==> 04-20: inputs <==
==> flow/design.v <==
module HW3_FPMUL_754SP(Clk, Rst, St, FPmplier, FPmcand, Done, Ovf, Unf, FPproduct);
	input Clk, Rst, St;
	input [31:0] FPmplier, FPmcand;
	output reg [31:0] FPproduct;
	output reg Ovf, Unf, Done;
	wire [47:0] mult_out;
	wire [8:0] expo_out;		 
	reg [22:0] F;
	reg [8:0] E, E_biased;
	reg S;
	reg [1:0] state;
	assign mult_out = ({1'b1, FPmplier[22:0]}) * ({1'b1, FPmcand[22:0]});
	assign expo_out = (FPmplier[30:23] - 8'd127) + (FPmcand[30:23] - 8'd127);
	always @ (posedge Clk)	begin
		Done <= 1'b0;
		Ovf <= 1'b0;
		Unf <= 1'b0;
		if(Rst == 1'b1) begin
			state <= 2'b00;
		end
		else
		case(state)
			0: begin
				if(St == 1'b0)
					state <= 2'b00;
				else
					state <= 2'b01;
			end
			1: begin
				state <= 2'b10;
				S <= FPmplier[31] ^ FPmcand[31];
				if(FPmplier == 32'b0 || FPmcand == 32'b0) begin
					E <= 9'b0;
					E_biased <= 9'b0;
					F <= mult_out[45:23];
				end
				else if(mult_out[47] == 1'b1) begin
					E <= expo_out + 9'b1;
					E_biased <= expo_out + 9'd128;
					F <= mult_out[46:24];
				end
				else begin
					E <= expo_out;
					E_biased <= expo_out + 9'd127;
					F <= mult_out[45:23];
				end
			end
			2: begin
				state <= 2'b0;
				Done <= 1'b1;
				if(E_biased > 8'b11111110)
					Ovf <= 1'b1;
				if(E_biased < 8'b00000001)
					Unf <= 1'b1;
				FPproduct <= {S, E_biased[7:0], F};
			end
			default: begin
				if(St == 1'b0)
					state <= 2'b00;
				else
					state <= 2'b01;
			end
		endcase
	end
endmodule
==> flow/run.sh <==
#!/bin/bash
# the make line also repeats each setting of config.mk as NAME=value (left out here)
make -C /OpenROAD-flow-scripts/flow DESIGN_CONFIG=/design/flow/config.mk WORK_HOME=/design/flow/orfs CLKGATE_MAP_FILE= finish
==> flow/config.mk <==
export PLATFORM = sky130hd
export DESIGN_NAME = HW3_FPMUL_754SP
export DESIGN_NICKNAME = HW3_FPMUL_754SP
export VERILOG_FILES = /design/flow/design.v
export SDC_FILE = /design/flow/constraint.sdc
export NUM_CORES = 4
export LEC_CHECK = 0
export ABC_AREA = 1
export CAP_MARGIN = 20
export CORE_MARGIN = 2
export CORE_UTILIZATION = 72
export CTS_CLUSTER_DIAMETER = 235
export CTS_CLUSTER_SIZE = 85
export PLACE_DENSITY_LB_ADDON = 0.2
export SLEW_MARGIN = 20
==> flow/constraint.sdc <==
create_clock -name core_clock -period 8.4 [get_ports {Clk}]
set_input_delay 1.6800 -clock core_clock [delete_from_list [all_inputs] [get_ports {Clk}]]
set_output_delay 1.6800 -clock core_clock [all_outputs]
set_load 0.01 [all_outputs]
==> 09-28 (differences from 04-20) <==
--- a/flow/config.mk
+++ b/flow/config.mk
@@ -6,10 +6,8 @@
 export NUM_CORES = 4
 export LEC_CHECK = 0
-export ABC_AREA = 1
 export CAP_MARGIN = 20
 export CORE_MARGIN = 2
 export CORE_UTILIZATION = 72
-export CTS_CLUSTER_DIAMETER = 235
-export CTS_CLUSTER_SIZE = 85
+export CTS_CLUSTER_SIZE = 62
 export PLACE_DENSITY_LB_ADDON = 0.2
 export SLEW_MARGIN = 20
==> flow/constraint.sdc (replaced) <==
create_clock -name core_clock -period 8.6 [get_ports {Clk}]
set_input_delay 1.7200 -clock core_clock [delete_from_list [all_inputs] [get_ports {Clk}]]
set_output_delay 1.7200 -clock core_clock [all_outputs]
set_load 0.01 [all_outputs]
==> comparison table <==
Run status: 04-20 finished clean; 09-28 complete, but fails checks
Layout check failures: 04-20 -; 09-28 negative setup slack
Met3 wire len: 04-20 7.96 mm; 09-28 14.6 mm
Worst path required time: 04-20 8.60 ns; 09-28 8.71 ns
Global routing met1 resource utilization: 04-20 51.4%; 09-28 56.5%
Maximum cell stage delay along the critical path: 04-20 0.56 ns; 09-28 0.55 ns
Share of cell area taken by flip-flops and latches: 04-20 7.87%; 09-28 7.60%
Accumulated negative setup slack: 04-20 0 ns; 09-28 -5.65 ns
Post-synthesis cell count: 04-20 3049; 09-28 2355
Proportion of synthesized area in mux cells: 04-20 0%; 09-28 0.955%
Total length of routed wires: 04-20 67.5 mm; 09-28 90.4 mm
M3 GR Usage: 04-20 13.4%; 09-28 13.2%
Slew @ Worst Pin: 04-20 1.12 ns; 09-28 1.09 ns
GPL Wtd Cong: 04-20 0.971; 09-28 1.00
Final cell count without fillers: 04-20 3635; 09-28 3131
Number of vias in the routed layout: 04-20 20000; 09-28 21200
Critical Path End: 04-20 F[9]; 09-28 F[20]
Die width: 04-20 184 microns; 09-28 178 microns
FP Core Util: 04-20 72.5%; 09-28 73.2%
Count of tool warnings: 04-20 27; 09-28 28
Number of global-route vias before repair: 04-20 22100; 09-28 21100

* * *

==> v33 <==
// HW3_FPMUL_754SP: RTL as listed in full above, without the edits since
export LEC_CHECK = 0
export CAP_MARGIN = 20
export CORE_MARGIN = 2
export CORE_UTILIZATION = 69
export SLEW_MARGIN = 20
create_clock -name core_clock -period 8.51 [get_ports {Clk}]
run.sh (not shown) runs the stock make flow with config.mk's settings and CLKGATE_MAP_FILE=.
==> v1 (differences from v33) <==
--- a/flow/config.mk
+++ b/flow/config.mk
@@ -8,4 +8,4 @@
 export CAP_MARGIN = 20
 export CORE_MARGIN = 2
-export CORE_UTILIZATION = 69
+export CORE_UTILIZATION = 40
 export SLEW_MARGIN = 20
==> flow/constraint.sdc (replaced) <==
create_clock -name core_clock -period 8.6 [get_ports {Clk}]
set_input_delay 1.7200 -clock core_clock [delete_from_list [all_inputs] [get_ports {Clk}]]
set_output_delay 1.7200 -clock core_clock [all_outputs]
set_load 0.01 [all_outputs]
==> v22 (differences from v33) <==
--- a/flow/config.mk
+++ b/flow/config.mk
@@ -6,6 +6,11 @@
 export NUM_CORES = 4
 export LEC_CHECK = 0
+export ABC_AREA = 1
 export CAP_MARGIN = 20
+export CELL_PAD_IN_SITES_DETAIL_PLACEMENT = 1
+export CORE_ASPECT_RATIO = 0.99
 export CORE_MARGIN = 2
-export CORE_UTILIZATION = 69
-export SLEW_MARGIN = 20
+export CORE_UTILIZATION = 40
+export CTS_CLUSTER_DIAMETER = 170
+export HOLD_SLACK_MARGIN = 0.04
+export SLEW_MARGIN = 5
==> flow/constraint.sdc (replaced) <==
create_clock -name core_clock -period 8.6 [get_ports {Clk}]
set_input_delay 1.7200 -clock core_clock [delete_from_list [all_inputs] [get_ports {Clk}]]
set_output_delay 1.7200 -clock core_clock [all_outputs]
set_load 0.01 [all_outputs]
==> run_results.csv <==
group,metric,value,unit
placed_design,dp.cells,3343,
global_route,grt_pass1_vias,18300,
worst_setup_path,crit_top_cell,"fa_1",
status,outcome,"finished clean",
die,core.rowCount,85,
the above is filed under v1

==> run_results.csv <==
group,metric,value,unit
global_route,grt_pass1_vias,20000,
placed_design,dp.cells,3052,
sta,worst_slack,-0.125,ns
die,core.rowCount,65,
flow_run,warnings,30,
finish,fill_cells,1669,
sta,setup_viol,19,
status,outcome,"complete, but fails checks",
worst_setup_path,crit_top_cell,"fa_1",
status,failed_checks,"setup timing",
the above is filed under v33

==> run_results.csv <==
group,metric,value,unit
worst_setup_path,crit_top_cell,"nand2_1",
die,core.rowCount,88,
status,outcome,"finished clean",
sta,finalCriticalPeriod,8.20,ns
placed_design,dp.cells,3901,
global_route,grt_pass1_vias,22300,
the above is filed under v22

